## cmplx_mult
module cmplx_mult(
input logic clk,
input logic [10-1:0] switches,
output logic [8-1:0] LED,
output logic [6:0] HEX0,
output logic [6:0] HEX1,
output logic [6:0] HEX2,
output logic [6:0] HEX3,
output logic [6:0] HEX4,
output logic [6:0] HEX5,
output logic [6:0] HEX6,
output logic [6:0] HEX7);
Size: roughly 2,300 cells after synthesis, ~110 flip-flops, about 75 I/O pins.
make LEC_CHECK=0 ABC_AREA=1 CAP_MARGIN=20 CORE_MARGIN=2 CORE_UTILIZATION=72 CTS_CLUSTER_DIAMETER=106 GPL_TIMING_DRIVEN=1 MAX_ROUTING_LAYER=met4 SETUP_SLACK_MARGIN=-0.8 SLEW_MARGIN=20 finish   # period 12.7 ns
run.sh (not shown) runs the stock make flow with config.mk's settings and CLKGATE_MAP_FILE=.
The baseline finished but failed the layout checks on setup timing.
Edit:
- CTS_CLUSTER_DIAMETER: 106 -> default
- CTS_CLUSTER_SIZE: default -> 42
- GPL_TIMING_DRIVEN: 1 -> default
- HOLD_SLACK_MARGIN: default -> 0.29
- MAX_ROUTING_LAYER: met4 -> default
- PLACE_DENSITY_LB_ADDON: default -> 0.2
- SETUP_SLACK_MARGIN: -0.8 -> default
- clock period: 12.7 -> 12.6 ns (I/O delays scaled with it)
After rerunning:
- This time the run never finished: it broke off in global routing (5_1_grt), error GRT-0232
- die size stays the same
- area after synthesis is unchanged
- synthesized cell count stays the same
Edit:
- ABC_AREA: 1 -> default
- CTS_CLUSTER_SIZE: 42 -> 100
- HOLD_SLACK_MARGIN: 0.29 -> default
- PLACE_DENSITY: default -> 0.6
- PLACE_DENSITY_LB_ADDON: 0.2 -> default
- clock period: 12.6 -> 10.0 ns (I/O delays scaled with it)
Effect: This time the run failed in clock tree synthesis (4_1_cts). Die size falls by 4.8%. Synthesized area came out lower by 4.9%. Synthesized cell count drops by 23%.
Edit:
- CORE_UTILIZATION: 72 -> 58
- CTS_CLUSTER_SIZE: 100 -> default
- clock period: 10.0 -> 11.1 ns (I/O delays scaled with it)
Outcome: The new run completed and failed the layout checks on setup timing; die size increases by 23%; area after synthesis is unchanged; synthesized cell count stays the same.
Edit:
- CORE_UTILIZATION: 58 -> 56
- clock period: 11.1 -> 28.5 ns (I/O delays scaled with it)
The new run ran to the end with no violations.
Via count shrinks by 16%.
Cell count shrinks by 16%.
Die size grows by 3.5%.
Hold slack gains 0.0090 ns.
Non-clock buffer count shrinks by 448.
Clock skew hardly moves.
Routed wire length shrinks by 23%.
Final area shrinks by 21%.
Utilization shrinks by 19 points.
Synthesized area stays the same.
Edit:
- CORE_UTILIZATION: 56 -> 69
- CTS_CLUSTER_SIZE: default -> 15
- clock period: 28.5 -> 8.24 ns (I/O delays scaled with it)
Now the flow ended with an error in global routing (5_1_grt) (DPL-0038). Synthesized area stays the same. Die area decreases by 18%. Synthesized cell count is unchanged.

---

lagoon:
cmplx_mult again, from the RTL that the note above started with.
Settings: LEC_CHECK=0, CAP_MARGIN=15, CELL_PAD_IN_SITES_DETAIL_PLACEMENT=1, CORE_MARGIN=3, CORE_UTILIZATION=53, GPL_TIMING_DRIVEN=0, MAX_ROUTING_LAYER=met4, PLACE_DENSITY=0.6, SLEW_MARGIN=20; clock period 10.9 ns.
Ran to the end and failed final checks on setup timing: lagoon.
--- input diff lagoon..raven ---
Settings: MAX_ROUTING_LAYER no longer set, was met4; CORE_MARGIN now 2, was 3; SLEW_MARGIN now 0, was 20; PLACE_DENSITY no longer set, was 0.6; CORE_UTILIZATION now 40, was 53; CAP_MARGIN now 20, was 15; GPL_TIMING_DRIVEN no longer set, was 0; the clock period (ns, I/O delays scaled along) now 20.0, was 10.9.
==> comparison <==
Compared with lagoon, in raven worst hold slack has decreased, post-layout period usage of the worst path fell by 46 points.
raven: full flow OK, the timing, design-rule and antenna checks passed
Between lagoon and raven, the area after synthesis figures differ only marginally.
Looking at sequential share of layout area, raven sits 2.3 points above lagoon.
Taking lagoon as the reference point, the number of non-clock buffers of raven falls by 242.
lagoon → raven: setup slack increased 5.67 ns; depth of the critical timing path with buffers and inverters included decreased 19; global-route wire length before repair decreased about 25%.
Sort raven and lagoon by number of diodes added for antenna fixing desc -> top: lagoon
## Diff of input files: pepper against raven
Settings: CORE_ASPECT_RATIO: unset -> 1.86; CELL_PAD_IN_SITES_GLOBAL_PLACEMENT: unset -> 2; ABC_AREA: unset -> 1.
Findings:
[compare] base=raven new=pepper: routed length on met3 lower; sequential share of cell area dropped 0.65 points; iteration-0 DRC count of the detailed router fell 42.
Post-detailed-route wirelength per cell ended up about 1.4% higher on pepper than on raven.
Relative to raven, the number of global-route vias before repair measured on pepper has increased by more than 10%.
Looking at termination of the worst setup path, the HEX0[5] result is from raven; the HEX4[5] one comes from pepper.
Re path length in cells of the critical path: pepper is 36 up on raven.
For the worst setup slack, pepper came in 0.80 ns higher than raven did.
### pepper -> onyx
Settings: putting PLACE_DENSITY at 0.6 where nothing was set; clearing ABC_AREA, which used to be 1; clearing CELL_PAD_IN_SITES_DETAIL_PLACEMENT, which used to be 1; swapping 0 for 20 in SLEW_MARGIN; clearing CELL_PAD_IN_SITES_GLOBAL_PLACEMENT, which used to be 2; clearing CORE_ASPECT_RATIO, which used to be 1.86; swapping 20.0 for 18.8 in the clock period (ns, I/O delays scaled along).
Notes after the runs:
| height of the chip | onyx vs pepper | 80 um lower |
For the minimum setup slack in the final design, onyx came in 1.17 ns lower than pepper did.
Of onyx and pepper, it is onyx that has the lower final area.
Looking at met3 routing resource usage after global routing, onyx sits 0.41 points higher than pepper does.
Number of multi-input combinational cells down 210 in onyx wrt pepper
Taking onyx as 1.0, pepper lands at 0.62 on number of distinct library cells after synthesis.
[compare] base=pepper new=onyx: fraction of area in multi-input gates went up, area after synthesis went down, slew at the pin closest to its max-slew limit went down.
Changes in willow relative to onyx:
Settings: a change of CORE_UTILIZATION from 40 to 72; a change of PLACE_DENSITY from 0.6 to 0.66; a change of the clock period (ns, I/O delays scaled along) from 18.8 to 14.4.
Findings:
- The flow ended early for willow: it failed with a tool error in 5_1_grt.
- Number of port buffers came out exactly the same in onyx and willow.
- willow ends up with a post-cts resize count that is 143 higher than in onyx.
- As far as adder-cell area share of the yosys netlist goes, onyx and willow are indistinguishable; the numbers are identical.
- Reported for onyx and willow, chip area estimate from yosys synthesis turned out identical to the last digit.
Edits applied to the flow inputs when going from willow to indigo:
Settings: an added CTS_CLUSTER_DIAMETER of 94; an added ABC_AREA of 1; a deleted PLACE_DENSITY that had been 0.66; an added CTS_CLUSTER_SIZE of 42; a change of the clock period (ns, I/O delays scaled along) from 14.4 to 13.3.
==> comparison <==
5_1_grt: willow exited with error
indigo: it failed with a tool error in 5_1_grt, so there are no final results.
Post-synthesis cell count in indigo vs willow: up about 30%
Compared indigo vs willow, and mean instance size in the synthesized netlist is down in indigo.
Die area ends up lower on willow.
Going from willow to indigo, the area fraction in mux cells was found to have gone down by 1.0 points.
STATUS area after synthesis: indigo loses against willow

---

Setup of job 7056:
Starting RTL as in the previous note.
Design cmplx_mult, start of the top module:
module cmplx_mult(
input logic clk,
input logic [10-1:0] switches,
output logic [8-1:0] LED,
output logic [6:0] HEX0,
output logic [6:0] HEX1,
output logic [6:0] HEX2,
output logic [6:0] HEX3,
output logic [6:0] HEX4,
output logic [6:0] HEX5,
output logic [6:0] HEX6,
output logic [6:0] HEX7);
export LEC_CHECK = 0
export CAP_MARGIN = 20
export CORE_MARGIN = 2
export CORE_UTILIZATION = 72
export CTS_CLUSTER_SIZE = 15
export PLACE_DENSITY_LB_ADDON = 0.05
export SETUP_SLACK_MARGIN = 2.36
export SLEW_MARGIN = 20
create_clock -name core_clock -period 8.24 [get_ports {clk}]
Job 7056: it failed with a tool error in clock tree synthesis (4_1_cts), so there are no final results.
Relative to job 7056, the following input files were edited for job 4984:
- clearing SETUP_SLACK_MARGIN, which used to be 2.36
- clearing PLACE_DENSITY_LB_ADDON, which used to be 0.05
- putting ABC_AREA at 1 where nothing was set
- clearing CTS_CLUSTER_SIZE, which used to be 15
- putting PLACE_DENSITY at 0.41 where nothing was set
- swapping 8.24 for 28.5 in the clock period (ns, I/O delays scaled along)
- Job 4984 closes out successfully: all stages finished, all timing, DRC and antenna checks passed.
- [compare] base=job 7056 new=job 4984: floorplan-stage core utilization lost 0.97 points, post-synthesis instance area picked up an extra 5.2%.
- Comparing job 4984 and job 7056, the lower gate count of the mapped netlist is on job 7056.
- Job 7056 → job 4984: die area went up; y dimension of the die went up.
- Across both runs, complex-gate fraction of the synthesized area was lower for job 4984 than for job 7056.
#### Input delta (job 9015 over job 4984)
- CORE_UTILIZATION now 25, was 72
- PLACE_DENSITY now 0.6, was 0.41
- ABC_AREA no longer set, was 1
- the clock period (ns, I/O delays scaled along) now 18.8, was 28.5
## What came out
Summary: with job 4984 as the reference, wire length of the first global-routing pass in job 9015 moved down by a few percent.
Delta (job 9015 minus job 4984): final critical-path setup slack decreased by 7860 ps relative to the old numbers; post-synthesis compound-gate area fraction went up 5.1 points; footprint of the multi-input gates saw an increase; routed wire length now smaller.
Job 9015 ended up with sky130_fd_sc_hd__xor2_1 as its critical-path cell with the highest stage delay; job 4984 ended up with sky130_fd_sc_hd__clkdlybuf4s50_1.
